// ieee754multiplier
module ieee754multiplier (
    input logic clk, rst_n,
    input logic [31:0] a_i,
    input logic [31:0] b_i,
    input logic start_i,
    output logic done_o,
    output logic nan_o,
    output logic inifinit_o,
    output logic overflow_o,
    output logic underflow_o,
    output logic [31:0] product_o
);
Size: about 140 flip-flops, about 100 I/O pins, roughly 0.025 mm2 of cells after synthesis.
clock: 7.61 ns
lec_check: 0
cap_margin: 40
cell_pad_in_sites_detail_placement: 0
core_aspect_ratio: 0.93
core_margin: 2
core_utilization: 69
cts_cluster_diameter: 308
cts_cluster_size: 14
gpl_timing_driven: 1
max_routing_layer: met5
place_density_lb_addon: 0.11
setup_slack_margin: 1.16
slew_margin: 25
run.sh (not shown) runs the stock make flow with config.mk's settings and CLKGATE_MAP_FILE=.
The baseline ran to the end with no violations.
Change:
- CAP_MARGIN: 40 -> 0
- CORE_UTILIZATION: 69 -> 70
- PLACE_DENSITY_LB_ADDON: 0.11 -> default
- SETUP_SLACK_MARGIN: 1.16 -> -0.88
- clock period: 7.61 -> 14.2 ns (I/O delays scaled with it)
Result:
- area after synthesis does not change
- utilization goes down by 7.4 points
- non-clock buffer count decreases by 178
- design area goes down by 9.5%
- die area is lower by 1.4%
- via count drops by 6.3%
- critical path depth does not change
- global-route usage decreases by 4.1 points
- synthesized cell count is unchanged
Change:
- CAP_MARGIN: 0 -> 40
- CORE_UTILIZATION: 70 -> 32
- PLACE_DENSITY: default -> 0.48
- SETUP_SLACK_MARGIN: -0.88 -> 1.16
- clock period: 14.2 -> 9.79 ns (I/O delays scaled with it)
- The changed run finished clean
- synthesized cell count is unchanged
- utilization drops by 40 points
- hold slack got worse by 0.0054 ns
- cell area climbs by 3.6%
- cell count climbs by 17%
- worst setup slack got worse by 3.9 ns
- global-route usage drops by 19 points
- area after synthesis is unchanged
- clock-buffer cell count climbs by 1
Change:
- CORE_UTILIZATION: 32 -> 65
- PLACE_DENSITY: 0.48 -> default
- clock period: 9.79 -> 14.2 ns (I/O delays scaled with it)
Outcome: Routed wire length drops by 9.1%. Via count climbs by 2.9%. Utilization grows by 36 points. Final cell count decreases by 14%.
Change:
- CORE_UTILIZATION: 65 -> 72
- CTS_CLUSTER_DIAMETER: 308 -> 242
- CTS_CLUSTER_SIZE: 14 -> 21
- SETUP_SLACK_MARGIN: 1.16 -> -0.6
- TNS_END_PERCENT: default -> 10
- clock period: 14.2 -> 6.24 ns (I/O delays scaled with it)
After rerunning: The new run produced a layout that fails on setup timing. Hold slack barely changes. Design area goes up by 13%. Die area falls by 9.5%. Clock-buffer cell count went down by 1.

run A:
ieee754multiplier again, from the RTL that the note above started with.
Settings: LEC_CHECK=0, ABC_AREA=1, CAP_MARGIN=5, CORE_ASPECT_RATIO=0.5, CORE_MARGIN=2, CORE_UTILIZATION=72, CTS_CLUSTER_SIZE=10, PLACE_DENSITY=0.38, SETUP_SLACK_MARGIN=1.89, SLEW_MARGIN=20, TNS_END_PERCENT=10; clock period 6.32 ns.
Run A ran in full, but the layout does not pass; the checks complain about negative setup slack.
> inputs changed (run A -> run B)
Settings: HOLD_SLACK_MARGIN now 0.29, previously not set; CORE_ASPECT_RATIO no longer set, was 0.5.
Findings:
Run B did not finish: a tool error stopped it during global routing (5_1_grt). Reported for run B and run A, count of buffers inserted at the top-level ports turned out identical to the last digit. Taking run A as the reference point, the final HPWL from detailed placement of run B rises by 10%. In the tables for run B and run A, effective utilization at floorplan reads higher with run A. Cmp run B and run A / post-cts repair resize count / higher: run A. Run B and run A ended up with roughly the same cell count after placement. Measured against each other, run B and run A differ in standard cell core area, the lower figure coming from run A. Between run A and run B, the die size does not differ in any meaningful way.
Inputs modified between run B and run C:
Settings: CTS_CLUSTER_SIZE: 10 -> unset; TNS_END_PERCENT: 10 -> unset; PLACE_DENSITY: 0.38 -> unset; ABC_AREA: 1 -> unset; CAP_MARGIN: 5 -> 0; HOLD_SLACK_MARGIN: 0.29 -> unset; SETUP_SLACK_MARGIN: 1.89 -> unset; the clock period (ns, I/O delays scaled along): 6.32 -> 6.22.
==> results <==
- Run C: flow complete, layout not clean; failing: negative setup slack
- Run C vs run B — total die size dropped 6.5%.
- Against run B, run C reports a synthesized instance count that is lower.
- As far as tally of buffers added on design ports goes, run C and run B are indistinguishable; the numbers are identical.
- Max net count after synthesis across run B and run C: run B
- As of run C, chip area estimate from yosys synthesis had fallen by a few percent compared to run B.
- From run C to run B, async set or reset register ratio after synthesis did not move at all.
- Share of the synthesized netlist area taken by xor and xnor gates for run C: 0.95 points up relative to run B
- Looking at overall die width across run B and run C, the one that comes out lower is run C.
- Adder and majority gate portion of the synthesized area (lower): run B
- In run C the number of placed cells counting well taps turned out 782 lower than in run B.
- Run C has proportion of synthesized area in mux cells above what run B had.
## Diff of input files: run D against run C
Settings: swapping 0 for 20 in CAP_MARGIN; swapping 72 for 23 in CORE_UTILIZATION; swapping 6.22 for 8.35 in the clock period (ns, I/O delays scaled along).
--- outcome ---
- Run D: PASS, flow complete, no timing, DRC or antenna violations
- Diff run C -> run D: number of signal-net buffers in the layout decreased by 287 relative to the old numbers; worst endpoint data arrival time increased by 890 ps relative to the old numbers.
- Global-route usage came out lower on run D than on run C.
- For run C, the start point of the critical path was b_r[22], unlike run D, where it was b_r[0].
- Logic share of the area ended up 2.1 points higher on run D than on run C.
### run D -> run E
Settings: CTS_CLUSTER_DIAMETER: unset -> 154; CORE_ASPECT_RATIO: unset -> 0.5; CORE_UTILIZATION: 23 -> 72; CTS_CLUSTER_SIZE: unset -> 100; the clock period (ns, I/O delays scaled along): 8.35 -> 9.0.
==> results <==
[compare] base=run D new=run E: maximum cell stage delay along the critical path rose by 170 ps, number of non-clock buffers in the layout shrank by about 13%, cell area shows a reduction of 4.9%, multi-input gate area in the final layout essentially unchanged.
Compared with run D, placement density in the core of run E is higher.
Clock latency at the later pin of the worst-skew pair, run E and run D, higher one = run D.
Looking at sequential share of layout area across run E and run D, the one that comes out higher is run E.
Run E ended up with product_r[4] as its capture point of the worst path; run D ended up with exponent_hi_r[0].
Compared to run D, the router laid down less metal wire for run E.
